==> flow/design.v <==
`timescale 1ns / 1ps
module neuron #(
    parameter DATA_WIDTH = 16,
    parameter signed [DATA_WIDTH-1:0] BIAS = 0    
)(
    input clk,
    input rst,
    input [DATA_WIDTH-1:0] data_in,       
    input [DATA_WIDTH-1:0] weight_in,     
    input data_in_valid,
    input data_in_last,                   
    output reg [DATA_WIDTH-1:0] neuron_out,
    output reg neuron_out_valid
);
    localparam SW = 2*DATA_WIDTH;
    function [SW-1:0] sat_add;
        input [SW-1:0] a;
        input [SW-1:0] b;
        reg [SW-1:0] s;
        begin
            s = a + b;
            if (!a[SW-1] && !b[SW-1] && s[SW-1])
                sat_add = {1'b0, {(SW-1){1'b1}}};
            else if (a[SW-1] && b[SW-1] && !s[SW-1])
                sat_add = {1'b1, {(SW-1){1'b0}}};
            else
                sat_add = s;
        end
    endfunction
    reg [SW-1:0] mul;
    reg mul_valid, mul_last;
    reg [SW-1:0] sum;
    reg [SW-1:0] total;
    reg total_valid;
    wire [SW-1:0] sum_next = sat_add(sum, mul);
    wire [SW-1:0] bias_q = {{2{BIAS[DATA_WIDTH-1]}}, BIAS, {(DATA_WIDTH-2){1'b0}}};
    wire [SW-1:0] biased = sat_add(total, bias_q);
    always @(posedge clk) begin
        mul <= $signed(data_in) * $signed(weight_in);
        if (rst) begin
            mul_valid <= 0;
            mul_last <= 0;
            sum <= 0;
            total <= 0;
            total_valid <= 0;
            neuron_out <= 0;
            neuron_out_valid <= 0;
        end else begin
            mul_valid <= data_in_valid;
            mul_last <= data_in_valid && data_in_last;
            total_valid <= 0;
            if (mul_valid) begin
                if (mul_last) begin
                    sum <= 0;
                    total <= sum_next;
                    total_valid <= 1;
                end else begin
                    sum <= sum_next;
                end
            end
            neuron_out_valid <= total_valid;
            if (total_valid) begin
                if (biased[SW-1:SW-3] == 3'b000 || biased[SW-1:SW-3] == 3'b111)
                    neuron_out <= biased[SW-3:DATA_WIDTH-2];
                else if (biased[SW-1])
                    neuron_out <= {1'b1, {(DATA_WIDTH-1){1'b0}}};
                else
                    neuron_out <= {1'b0, {(DATA_WIDTH-1){1'b1}}};
            end
        end
    end
endmodule
`timescale 1ns / 1ps
module Softmax #(
    parameter dataWidth = 16,         
    parameter numInputs = 4          
)(
    input clk,
    input rst,
    input [dataWidth*numInputs-1:0] in,    
    input in_valid,                        
    output reg [dataWidth*numInputs-1:0] out,  
    output reg valid,                      
    output reg [7:0] led_control           
);
localparam STAGE_IDLE = 2'b00,
           STAGE_EXP = 2'b01,
           STAGE_SUM = 2'b10,
           STAGE_NORM = 2'b11;
reg [1:0] state;
reg [dataWidth-1:0] input_array [0:numInputs-1];
reg [dataWidth-1:0] exp_values [0:numInputs-1];  
reg [dataWidth+2-1:0] sum_exp;  
reg [dataWidth-1:0] softmax_output [0:numInputs-1];
reg [1:0] max_class;
reg [4:0] shift_amt;
function [dataWidth-1:0] exp_lut;
    input [3:0] idx;
    begin
        case (idx)
            4'd0:  exp_lut = 16'h0800;  
            4'd1:  exp_lut = 16'h09D0;  
            4'd2:  exp_lut = 16'h0C20;  
            4'd3:  exp_lut = 16'h0F80;  
            4'd4:  exp_lut = 16'h1480;  
            4'd5:  exp_lut = 16'h1C80;  
            4'd6:  exp_lut = 16'h2A00;  
            4'd7:  exp_lut = 16'h4000;  
            4'd8:  exp_lut = 16'h6800;  
            4'd9:  exp_lut = 16'hAC00;  
            4'd10: exp_lut = 16'h1280;  
            4'd11: exp_lut = 16'h1F80;  
            4'd12: exp_lut = 16'h2C00;  
            4'd13: exp_lut = 16'h4C00;  
            4'd14: exp_lut = 16'h8000;  
            default: exp_lut = 16'hD800;  
        endcase
    end
endfunction
function [dataWidth-1:0] exp_function;
    input [dataWidth-1:0] x;
    reg [3:0] lut_idx;
    begin
        lut_idx = x[15:12] + 4'd8;  
        exp_function = exp_lut(lut_idx);
    end
endfunction
function [4:0] get_shift_amount;
    input [dataWidth+2-1:0] sum;
    reg [4:0] shift;
    begin
        shift = 0;
        if (sum[17:14] == 4'b0000) shift = 4;  
        else if (sum[17:15] == 3'b001) shift = 3;  
        else if (sum[17:16] == 2'b01) shift = 2;  
        else if (sum[17] == 1'b1) shift = 1;  
        else shift = 0;  
        get_shift_amount = shift;
    end
endfunction
always @(posedge clk) begin
    if (rst) begin
        state <= STAGE_IDLE;
        out <= 0;
        valid <= 0;
        led_control <= 8'b0;
        sum_exp <= 0;
        for (integer i = 0; i < numInputs; i = i + 1) begin
            input_array[i] <= 0;
            exp_values[i] <= 0;
        end
    end else begin
        valid <= 0;
        case (state)
            STAGE_IDLE: begin
                if (in_valid) begin
                    input_array[0] <= in[15:0];
                    input_array[1] <= in[31:16];
                    input_array[2] <= in[47:32];
                    input_array[3] <= in[63:48];
                    state <= STAGE_EXP;
                end
            end
            STAGE_EXP: begin
                exp_values[0] <= exp_function(input_array[0]);
                exp_values[1] <= exp_function(input_array[1]);
                exp_values[2] <= exp_function(input_array[2]);
                exp_values[3] <= exp_function(input_array[3]);
                state <= STAGE_SUM;
            end
            STAGE_SUM: begin
                sum_exp <= exp_values[0] + exp_values[1] + exp_values[2] + exp_values[3];
                state <= STAGE_NORM;
            end
            STAGE_NORM: begin
                shift_amt = get_shift_amount(sum_exp);
                softmax_output[0] = exp_values[0] >> shift_amt;
                softmax_output[1] = exp_values[1] >> shift_amt;
                softmax_output[2] = exp_values[2] >> shift_amt;
                softmax_output[3] = exp_values[3] >> shift_amt;
                out <= {softmax_output[3], softmax_output[2], softmax_output[1], softmax_output[0]};
                max_class = 0;
                if (softmax_output[1] > softmax_output[max_class]) max_class = 1;
                if (softmax_output[2] > softmax_output[max_class]) max_class = 2;
                if (softmax_output[3] > softmax_output[max_class]) max_class = 3;
                case (max_class)
                    2'b00: led_control <= 8'b00000001;  
                    2'b01: led_control <= 8'b00000010;  
                    2'b10: led_control <= 8'b00000100;  
                    2'b11: led_control <= 8'b00001000;  
                    default: led_control <= 8'b00000000;
                endcase
                valid <= 1;
                state <= STAGE_IDLE;
            end
        endcase
    end
end
endmodule
`timescale 1ns / 1ps
module fc_head #(
    parameter DATA_WIDTH = 16,
    parameter NUM_INPUTS = 1024,
    parameter NUM_OUTPUTS = 4
)(
    input clk,
    input rst,
    input [DATA_WIDTH-1:0] myinput,
    input [DATA_WIDTH*NUM_OUTPUTS-1:0] myweights,
    input myinputValid,
    output [DATA_WIDTH*NUM_OUTPUTS-1:0] softmax_out,
    output softmax_valid,
    output [7:0] led_control,
    output [DATA_WIDTH*NUM_OUTPUTS-1:0] logits
);
    reg [$clog2(NUM_INPUTS)-1:0] input_count;
    reg [DATA_WIDTH-1:0] input_d;
    reg input_valid_d, input_last_d;
    reg [DATA_WIDTH*NUM_OUTPUTS-1:0] weights;
    always @(posedge clk) begin
        input_d <= myinput;
        weights <= myweights;
        if (rst) begin
            input_count <= 0;
            input_valid_d <= 0;
            input_last_d <= 0;
        end else begin
            input_valid_d <= myinputValid;
            input_last_d <= myinputValid && (input_count == NUM_INPUTS-1);
            if (myinputValid)
                input_count <= input_count + 1;
        end
    end
    wire [NUM_OUTPUTS-1:0] neuron_valid;
    localparam [DATA_WIDTH*NUM_OUTPUTS-1:0] BIASES = {16'h003C, 16'h0001, 16'hFFD1, 16'h0006};
    genvar i;
    generate
        for (i = 0; i < NUM_OUTPUTS; i = i + 1) begin : output_layer
            neuron #(
                .DATA_WIDTH(DATA_WIDTH),
                .BIAS(BIASES[(i+1)*DATA_WIDTH-1 -: DATA_WIDTH])
            ) neuron_output (
                .clk(clk),
                .rst(rst),
                .data_in(input_d),
                .weight_in(weights[(i+1)*DATA_WIDTH-1 -: DATA_WIDTH]),
                .data_in_valid(input_valid_d),
                .data_in_last(input_last_d),
                .neuron_out(logits[(i+1)*DATA_WIDTH-1 -: DATA_WIDTH]),
                .neuron_out_valid(neuron_valid[i])
            );
        end
    endgenerate
    Softmax #(
        .dataWidth(DATA_WIDTH),
        .numInputs(NUM_OUTPUTS)
    ) softmax_inst (
        .clk(clk),
        .rst(rst),
        .in(logits),
        .in_valid(neuron_valid[0]),
        .out(softmax_out),
        .valid(softmax_valid),
        .led_control(led_control)
    );
endmodule
==> flow/run.sh <==
#!/bin/bash
# the make line also repeats each setting of config.mk as NAME=value (left out here)
make -C /OpenROAD-flow-scripts/flow DESIGN_CONFIG=/design/flow/config.mk WORK_HOME=/design/flow/orfs CLKGATE_MAP_FILE= finish
==> flow/config.mk <==
export PLATFORM = sky130hd
export DESIGN_NAME = fc_head
export DESIGN_NICKNAME = fc_head
export VERILOG_FILES = /design/flow/design.v
export SDC_FILE = /design/flow/constraint.sdc
export NUM_CORES = 4
export LEC_CHECK = 0
export CAP_MARGIN = 20
export CORE_MARGIN = 2
export CORE_UTILIZATION = 63
export MAX_ROUTING_LAYER = met4
export SLEW_MARGIN = 35
==> flow/constraint.sdc <==
create_clock -name core_clock -period 4.96 [get_ports {clk}]
set_input_delay 0.9920 -clock core_clock [delete_from_list [all_inputs] [get_ports {clk}]]
set_output_delay 0.9920 -clock core_clock [all_outputs]
set_load 0.01 [all_outputs]
==> results.yml, run 1 <==
# implementation run metrics
synth:
  seq_area_frac_synth_pct: 17.7
  yosysUniqueCellTypes: 89
  ys_sh_simple_pct: 15.7
  ys_sh_xor_pct: 3.62
  avgSynthCellArea_um2: 8.77
  ys_area_um2: 70700
  synthCells: 8052
  top_area_share_pct: 30.3
  synth_area_um2: 70700
  yosysWarnings: 9
  edf_count: 0
  yosysTopAreaCell: "fa_1"
  synthAdderAreaFrac_pct: 40.2
  top_logic_kind: "adder cells"
  mux_area_share_pct: 2.07
  area_leaders: "fa_1 (30%), dfxtp_1 (18%), ha_1 (9.9%)"
  most_common_cell: "inv_1"
  yosysCellCount: 8052
  synthArstFlopShare_pct: 0
  ff_type: "dfxtp_1"
  compound_area_share_pct: 11.8
  top_cells_by_count: "inv_1 (1,269), fa_1 (1,068), nand2_1 (1,024)"
  numSynthFlops: 625
final_timing:
  slew_headroom_pct: 37.2
  rsz0062_at_grt: "yes"
  finalClockPeriodUsage_pct: 133
  fmax_ghz: 0.151
  fin_ws_ns: -1.65
  setup_viol: 91
  finClkSkew_ns: 0.0344
  worstMarginPinSlew_ns: 0.942
  fin_crit_ns: 6.61
  maxSlewViolCount: 0
  finalHoldViolCount: 0
global_routing:
  grt_pass1_vias: 62500
  grt_max_degree: 137
  grt_pass1_wl_um: 333000
  grt_antenna_before_repair: 6
  overflow: 0
  track_usage_pct: 37.3
hold_path:
  hp-class: "reg -> reg"
  whs_endpoint: "input_last_d"
  worstHoldStart: "input_count[9]"
  holdPathStages: 2
worst_setup_path:
  crit_cells: 34
  path_buffers: 2
  endpoint: "softmax_inst.led_control[1]"
  cp_top_family: "AND-OR/OR-AND gates"
  worstRegToRegCells: 34
  end_kind: "flip-flop"
  r2r-end: "softmax_inst.led_control[1]"
  timing.rr.start: "softmax_inst.sum_exp[17]"
  rrSetupSlack_ns: -1.65
  max_stage_delay_ns: 0.36
  startpoint: "softmax_inst.sum_exp[17]"
  cp_slowest_cell: "dfxtp_4"
  path_max_fanout: 7
  cp-start-kind: "flip-flop"
  crit_required_ns: 5.52
  cp_common_cell: "a21o_1"
  worstSetupPathType: "reg -> reg"
  arrival_ns: 7.17
floorplanning:
  rows: 122
  die_x_um: 339
  die_h_um: 339
  core_um2: 111000
  io-pin-count: 220
  fp_util_pct: 63.7
  die-area_um2: 115000
cts:
  clk_latency_ns: 0.69
  clkSinkCount: 625
  cts_tree: "yes"
  ctsRootBufferMaster: "clkbuf_16"
  cts_htree_levels: 3
  clock_path_buffers: 3
  cts_buffers: 75
  clkTransAtPathRegs_ns: 0.06
routing:
  drtIter0Drc: 4932
  vias_per_cell: 5.76
  routed_wl_um: 217000
  drc_errors: 0
  wl_per_cell_um: 20.5
  top_layer: "met4"
  wl_met3_um: 16700
  ant_nets: 0
  vias: 61000
  wl_met2_um: 104000
  drt_first_pass_iters: 6
  wl_met1_um: 87000
run:
  warnings: 65
  drv_cap: 0
place:
  io_buffers: 215
  gp_congestion: 0.966
  dp_hpwl_um: 156000
  place_ws_ns: -1.95
cells_and_area:
  nets: 10800
  utilization_pct: 80.4
  area_growth_pct: 26.4
  fill_cells: 6970
run_status:
  so_faults: "negative setup slack"
  status: "complete, but fails checks"
metrics by stage:
step | instance area (um2) | TNS [ns] | hold WS, ns | std cells
after floorplan | 72700 | -28.95 | 0.406 | 8055
after global placement | 81600 | -65.63 | 0.440 | 10200
after detailed placement | 81600 | -74.59 | 0.433 | 10200
after CTS | 87500 | -63.53 | 0.449 | 10500
after global routing | 89300 | -87.74 | 0.468 | 10600
final | 89300 | -75.00 | 0.444 | 10600
routing by layer:
layer | vias to the layer above | GRT usage (%)
met2 | 2468 | 60.2
met4 | 0 | 12.4
met3 | 668 | 5.53
met1 | 30200 | 48.5
met5 | - | -
li1 | 27700 | -
cell type report:
cell class / instances / area [um2] / area share [%]
antenna: 3 / 7.51 / 0.00841
clock buffer: 95 / 2060 / 2.31
clock inverter: 39 / 479 / 0.537
inverter: 1271 / 4780 / 5.36
multi-input combinational: 5782 / 55200 / 61.9
sequential: 625 / 12600 / 14.1
tap: 1488 / 1860 / 2.09
timing repair buffer: 1297 / 12200 / 13.7
what timing repair did:
item | CTS | global route
hold buffers | 0 | 0
pin swaps | 276 | 285
setup buffers | 156 | 108
gates resized | 465 | 323
endpoints found under the setup margin | 91 | 107
cloned | 9 | 4
==> run 2: changes to the inputs <==
Settings changed: CORE_UTILIZATION 63 to 72, CTS_CLUSTER_DIAMETER set to 282, CTS_CLUSTER_SIZE set to 93, MAX_ROUTING_LAYER met4 to not set, PLACE_DENSITY set to 0.43, SETUP_SLACK_MARGIN set to 1.43, SLEW_MARGIN 35 to 20, TNS_END_PERCENT set to 10.
Clock period 4.96 ns to 5.81 ns, I/O delays scaled along.
==> run 2 against run 1 <==
  * The flow now stops in global routing
  * Synthesized cell count unchanged
  * Die size down 12%
  * Synthesized area did not move
==> results.yml, run 2 <==
# yosys + openroad results
run_status:
  status: "stopped before the end"
  stop_stage: "global routing"
synth:
  synthCells: 8052
  ys_sh_simple_pct: 15.7
  yosysTopAreaCell: "fa_1"
  numSynthFlops: 625
  ys_sh_xor_pct: 3.62
  ff_type: "dfxtp_1"
  top_logic_kind: "adder cells"
  area_leaders: "fa_1 (30%), dfxtp_1 (18%), ha_1 (9.9%)"
  yosysUniqueCellTypes: 89
  synthAdderAreaFrac_pct: 40.2
  synth_area_um2: 70700
  top_cells_by_count: "inv_1 (1,269), fa_1 (1,068), nand2_1 (1,024)"
  mux_area_share_pct: 2.07
  seq_area_frac_synth_pct: 17.7
  yosysCellCount: 8052
  compound_area_share_pct: 11.8
  synthArstFlopShare_pct: 0
  ys_area_um2: 70700
  edf_count: 0
  most_common_cell: "inv_1"
  top_area_share_pct: 30.3
  avgSynthCellArea_um2: 8.77
  yosysWarnings: 9
cts:
  ctsRootBufferMaster: "clkbuf_16"
  clock_path_buffers: 3
  postCtsHoldBufs: 0
  cts_buffers: 11
  clkSinkCount: 625
  cts_htree_levels: 1
floorplanning:
  die_h_um: 317
  die_x_um: 317
  fp_util_pct: 72.8
  rows: 114
  io-pin-count: 220
  core_um2: 97000
  die-area_um2: 101000
place:
  place_area_um2: 78800
  dp_hpwl_um: 157000
  io_buffers: 215
  gp_congestion: 1.02
[run 2: metrics by stage]
| step | setup TNS, ns | setup WS (ns) | instances |
|---|---|---|---|
| after global placement | -15.91 | -0.987 | 9827 |
| after floorplan | -3.94 | -0.966 | 8055 |
| after detailed placement | -25.29 | -1.12 | 9827 |
| after CTS | -10.14 | -0.885 | 9958 |
[run 2: repair_timing]
| action | in CTS |
|---|---|
| pin swaps | 244 |
| endpoints found under the hold margin | 0 |
| setup buffers | 107 |
| endpoints found under the setup margin | 188 |
| gates cloned | 9 |
| resized | 424 |
==> run 3: changes to the inputs <==
Settings changed: CAP_MARGIN 20 to 15, CTS_CLUSTER_DIAMETER 282 to 359, CTS_CLUSTER_SIZE 93 to 35, HOLD_SLACK_MARGIN set to -0.1, MAX_ROUTING_LAYER set to met4, PLACE_DENSITY 0.43 to not set, SETUP_SLACK_MARGIN 1.43 to -0.48, TNS_END_PERCENT 10 to not set.
Clock period 5.81 ns to 5.76 ns, I/O delays scaled along.
==> run 3 against run 2 <==
  * The run again fails in global routing
  * Die size unchanged
  * Synthesized area unchanged
  * Synthesized cell count unchanged
==> results.yml, run 3 <==
# yosys + openroad results
floorplanning:
  die_x_um: 317
  io-pin-count: 220
  die-area_um2: 101000
  core_um2: 97000
  die_h_um: 317
  rows: 114
  fp_util_pct: 72.8
synth:
  ys_sh_simple_pct: 15.7
  top_cells_by_count: "inv_1 (1,269), fa_1 (1,068), nand2_1 (1,024)"
  compound_area_share_pct: 11.8
  ys_sh_xor_pct: 3.62
  seq_area_frac_synth_pct: 17.7
  avgSynthCellArea_um2: 8.77
  yosysTopAreaCell: "fa_1"
  yosysCellCount: 8052
  edf_count: 0
  synthAdderAreaFrac_pct: 40.2
  synthArstFlopShare_pct: 0
  yosysWarnings: 9
  numSynthFlops: 625
  mux_area_share_pct: 2.07
  ff_type: "dfxtp_1"
  ys_area_um2: 70700
  top_area_share_pct: 30.3
  synthCells: 8052
  yosysUniqueCellTypes: 89
  most_common_cell: "inv_1"
  top_logic_kind: "adder cells"
  synth_area_um2: 70700
  area_leaders: "fa_1 (30%), dfxtp_1 (18%), ha_1 (9.9%)"
place:
  gp_congestion: 1.03
  io_buffers: 215
  dp_hpwl_um: 168000
cts:
  postCtsHoldBufs: 0
  cts_buffers: 21
  clock_path_buffers: 3
  clkSinkCount: 625
  ctsRootBufferMaster: "clkbuf_16"
  cts_htree_levels: 1
global_routing:
  track_usage_pct: 64.7
  overflow: 171
run_status:
  error: "[ERROR GRT-0232] Routing congestion too high. Check the congestion heatmap in the GUI."
  stop_stage: "global routing"
  status: "stopped before the end"
==> run 3: what timing repair did <==
| action | CTS |
|---|---|
| buffers inserted | 68 |
| setup endpoints to repair | 38 |
| resized | 132 |
| cloned | 3 |
| pin swaps | 57 |
==> run 3: routing by layer <==
| metal | overflow | GRT usage (%) |
|---|---|---|
| met1 | 19 | 68.8 |
| met3 | 21 | 45.9 |
| met4 | 62 | 48.9 |
| met2 | 69 | 81.8 |
| met5 | - | - |
==> run 3: through the flow <==
step | TNS [ns] | std cells | worst slack, ns | cell area (um2)
4_1_cts | -22.11 | 9915 | -0.916 | 80200
3_3_place_gp | -20.59 | 9841 | -1.06 | 78600
2_1_floorplan | -10.04 | 8055 | -1.02 | 70900
3_5_place_dp | -30.74 | 9841 | -1.13 | 78600
==> run 4: changes to the inputs <==
Settings changed: ABC_AREA set to 1, CELL_PAD_IN_SITES_DETAIL_PLACEMENT set to 2, CELL_PAD_IN_SITES_GLOBAL_PLACEMENT set to 3, CORE_UTILIZATION 72 to 40, CTS_CLUSTER_DIAMETER 359 to not set, CTS_CLUSTER_SIZE 35 to not set, GPL_ROUTABILITY_DRIVEN set to 0, GPL_TIMING_DRIVEN set to 0, HOLD_SLACK_MARGIN -0.1 to not set, MAX_ROUTING_LAYER met4 to not set, MIN_ROUTING_LAYER set to met1, SETUP_SLACK_MARGIN -0.48 to 2.34.
Clock period 5.76 ns to 8.0 ns, I/O delays scaled along.
==> run 4 against run 3 <==
  * The flow again stops in global routing
  * Synthesized area increased by 2.5%
  * Die size increased by 83%
  * Synthesized cell count increased by 18%
==> results.yml, run 4 <==
# yosys + openroad results
synth:
  yosysUniqueCellTypes: 57
  avgSynthCellArea_um2: 7.62
  top_cells_by_count: "nand2_1 (2,244), inv_1 (2,124), fa_1 (1,068)"
  area_leaders: "fa_1 (30%), dfxtp_1 (17%), nand2_1 (12%)"
  most_common_cell: "nand2_1"
  mux_area_share_pct: 0.0138
  ff_type: "dfxtp_1"
  top_logic_kind: "adder cells"
  synth_area_um2: 72400
  numSynthFlops: 625
  top_area_share_pct: 29.5
  edf_count: 0
  yosysWarnings: 9
  ys_area_um2: 72400
  synthArstFlopShare_pct: 0
  synthCells: 9497
  synthAdderAreaFrac_pct: 39.2
  ys_sh_xor_pct: 2.52
  compound_area_share_pct: 10.8
  yosysTopAreaCell: "fa_1"
  yosysCellCount: 9497
  seq_area_frac_synth_pct: 17.3
  ys_sh_simple_pct: 16.9
floorplanning:
  core_um2: 180000
  die_x_um: 429
  die-area_um2: 184000
  io-pin-count: 220
  die_h_um: 429
  rows: 156
  fp_util_pct: 40.1
place:
  place_area_um2: 77600
  io_buffers: 214
  place_ws_ns: -0.144
  dp_hpwl_um: 254000
run_status:
  error: "[ERROR DPL-0033] detailed placement checks failed during check placement."
  stop_stage: "global routing"
  status: "stopped before the end"
cts:
  clkSinkCount: 625
  clock_path_buffers: 3
  ctsRootBufferMaster: "clkbuf_16"
  cts_buffers: 78
  cts_htree_levels: 3
[run 4: timing repair]
| action | 4_1_cts |
|---|---|
| gates cloned | 2 |
| setup endpoints to repair | 94 |
| gates resized | 914 |
| setup buffers | 107 |
| hold buffers | 0 |
| pin swaps | 108 |
[run 4: metrics by stage]
| step | setup TNS [ns] | std cells |
|---|---|---|
| 2_1_floorplan | 0 | 9500 |
| 3_3_place_gp | 0 | 12100 |
| 3_5_place_dp | -0.246 | 12100 |
| 4_1_cts | 0 | 12300 |
==> run 5: changes to the inputs <==
Settings changed: ABC_AREA 1 to 0, CAP_MARGIN 15 to 40, GPL_TIMING_DRIVEN 0 to not set, HOLD_SLACK_MARGIN set to 0.12, MIN_ROUTING_LAYER met1 to met2.
==> run 5 against run 4 <==
  * The run now finishes clean
  * Synthesized cell count is 15% lower
  * Die size shrank 2.4%
  * Synthesized area shrank 2.4%
==> results.yml, run 5 <==
# implementation run metrics
cts:
  clock_path_buffers: 3
  clkTransAtPathRegs_ns: 0.08
  clk_latency_ns: 0.81
  ctsRootBufferMaster: "clkbuf_16"
  cts_buffers: 82
  cts_tree: "yes"
  clkSinkCount: 625
  cts_htree_levels: 3
global_routing:
  overflow: 0
  track_usage_pct: 46.5
  grt_max_degree: 159
  grt_pass1_vias: 99000
  grt_pass1_wl_um: 426000
  grt_antenna_before_repair: 3
synth:
  compound_area_share_pct: 11.8
  top_area_share_pct: 30.3
  seq_area_frac_synth_pct: 17.7
  synthArstFlopShare_pct: 0
  numSynthFlops: 625
  ff_type: "dfxtp_1"
  ys_sh_simple_pct: 15.7
  edf_count: 0
  avgSynthCellArea_um2: 8.77
  most_common_cell: "inv_1"
  yosysTopAreaCell: "fa_1"
  top_cells_by_count: "inv_1 (1,269), fa_1 (1,068), nand2_1 (1,024)"
  ys_sh_xor_pct: 3.62
  synth_area_um2: 70700
  synthAdderAreaFrac_pct: 40.2
  top_logic_kind: "adder cells"
  synthCells: 8052
  ys_area_um2: 70700
  mux_area_share_pct: 2.07
  area_leaders: "fa_1 (30%), dfxtp_1 (18%), ha_1 (9.9%)"
  yosysUniqueCellTypes: 89
  yosysWarnings: 9
  yosysCellCount: 8052
worst_setup_path:
  cp_top_family: "AND-OR/OR-AND gates"
  startpoint: "softmax_inst.sum_exp[15]"
  max_stage_delay_ns: 0.39
  path_max_fanout: 6
  r2r-end: "softmax_inst.led_control[3]"
  cp_common_cell: "buf_4"
  cp_slowest_cell: "dfxtp_4"
  crit_required_ns: 8.61
  end_kind: "flip-flop"
  timing.rr.start: "softmax_inst.sum_exp[15]"
  crit_cells: 42
  cp-start-kind: "flip-flop"
  arrival_ns: 7.88
  path_buffers: 8
  endpoint: "softmax_inst.led_control[3]"
  rrSetupSlack_ns: 0.72
  worstSetupPathType: "reg -> reg"
  worstRegToRegCells: 42
run:
  drv_cap: 0
  warnings: 64
routing:
  wl_per_cell_um: 30.2
  vias_per_cell: 7.92
  ant_nets: 0
  routed_wl_um: 332000
  drtIter0Drc: 17700
  drc_errors: 0
  vias: 87100
  drt_first_pass_iters: 23
hold_path:
  holdPathStages: 1
  worstHoldStart: "output_layer[0].neuron_output.neuron_out_valid"
  whs_endpoint: "softmax_inst.state[0]"
  hp-class: "reg -> reg"
final_timing:
  fmax_ghz: 0.137
  fin_crit_ns: 7.28
  finalClockPeriodUsage_pct: 90.9
  tns_ns: 0
  finalHoldViolCount: 0
  finClkSkew_ns: 0.101
  rsz0062_at_grt: "yes"
  slew_headroom_pct: 39.6
  fin_ws_ns: 0.724
  setup_viol: 0
  maxSlewViolCount: 0
  worstMarginPinSlew_ns: 0.906
floorplanning:
  fp_util_pct: 40.2
  io-pin-count: 220
  rows: 154
  die_x_um: 424
  core_um2: 176000
  die_h_um: 424
  die-area_um2: 180000
place:
  place_ws_ns: 0.0247
  io_buffers: 215
  dp.cells: 10400
  dp_hpwl_um: 193000
cells_and_area:
  nets: 10300
  stdcell_count: 11000
  utilization_pct: 49.6
  area_growth_pct: 23.4
run_status:
  status: "complete, no violations"
run 5: cell type report:
class,instances,area [um2]
clock buffer,101,2230
fill,18500,88500
inverter,1271,4780
tap,2340,2930
clock inverter,49,676
multi-input combinational,5784,55200
sequential,625,12700
timing repair buffer,790,8580
antenna,39,97.6
run 5: routing by layer:
metal  global-route usage [%]  part of all wire (%)  up-vias
met1                        -                     0    28700
met3                     59.0                    37     4239
met2                     56.4                    48    27500
met4                     11.0                    13      142
li1                         -                     -    26500
met5                     16.9                   1.4        -
run 5: stage by stage:
stage | hold slack, ns | instance area [um2]
CTS | 0.470 | 82900
finish | 0.462 | 87200
global route | 0.487 | 87100
detailed placement | 0.451 | 75900
global placement | 0.442 | 75700
floorplan | 0.406 | 71500
run 5: timing repair:
action	CTS	global route
cloned	29	5
pin swaps	151	381
hold buffers	0	0
buffers inserted	218	185
resized	400	618
setup endpoints to repair	86	82
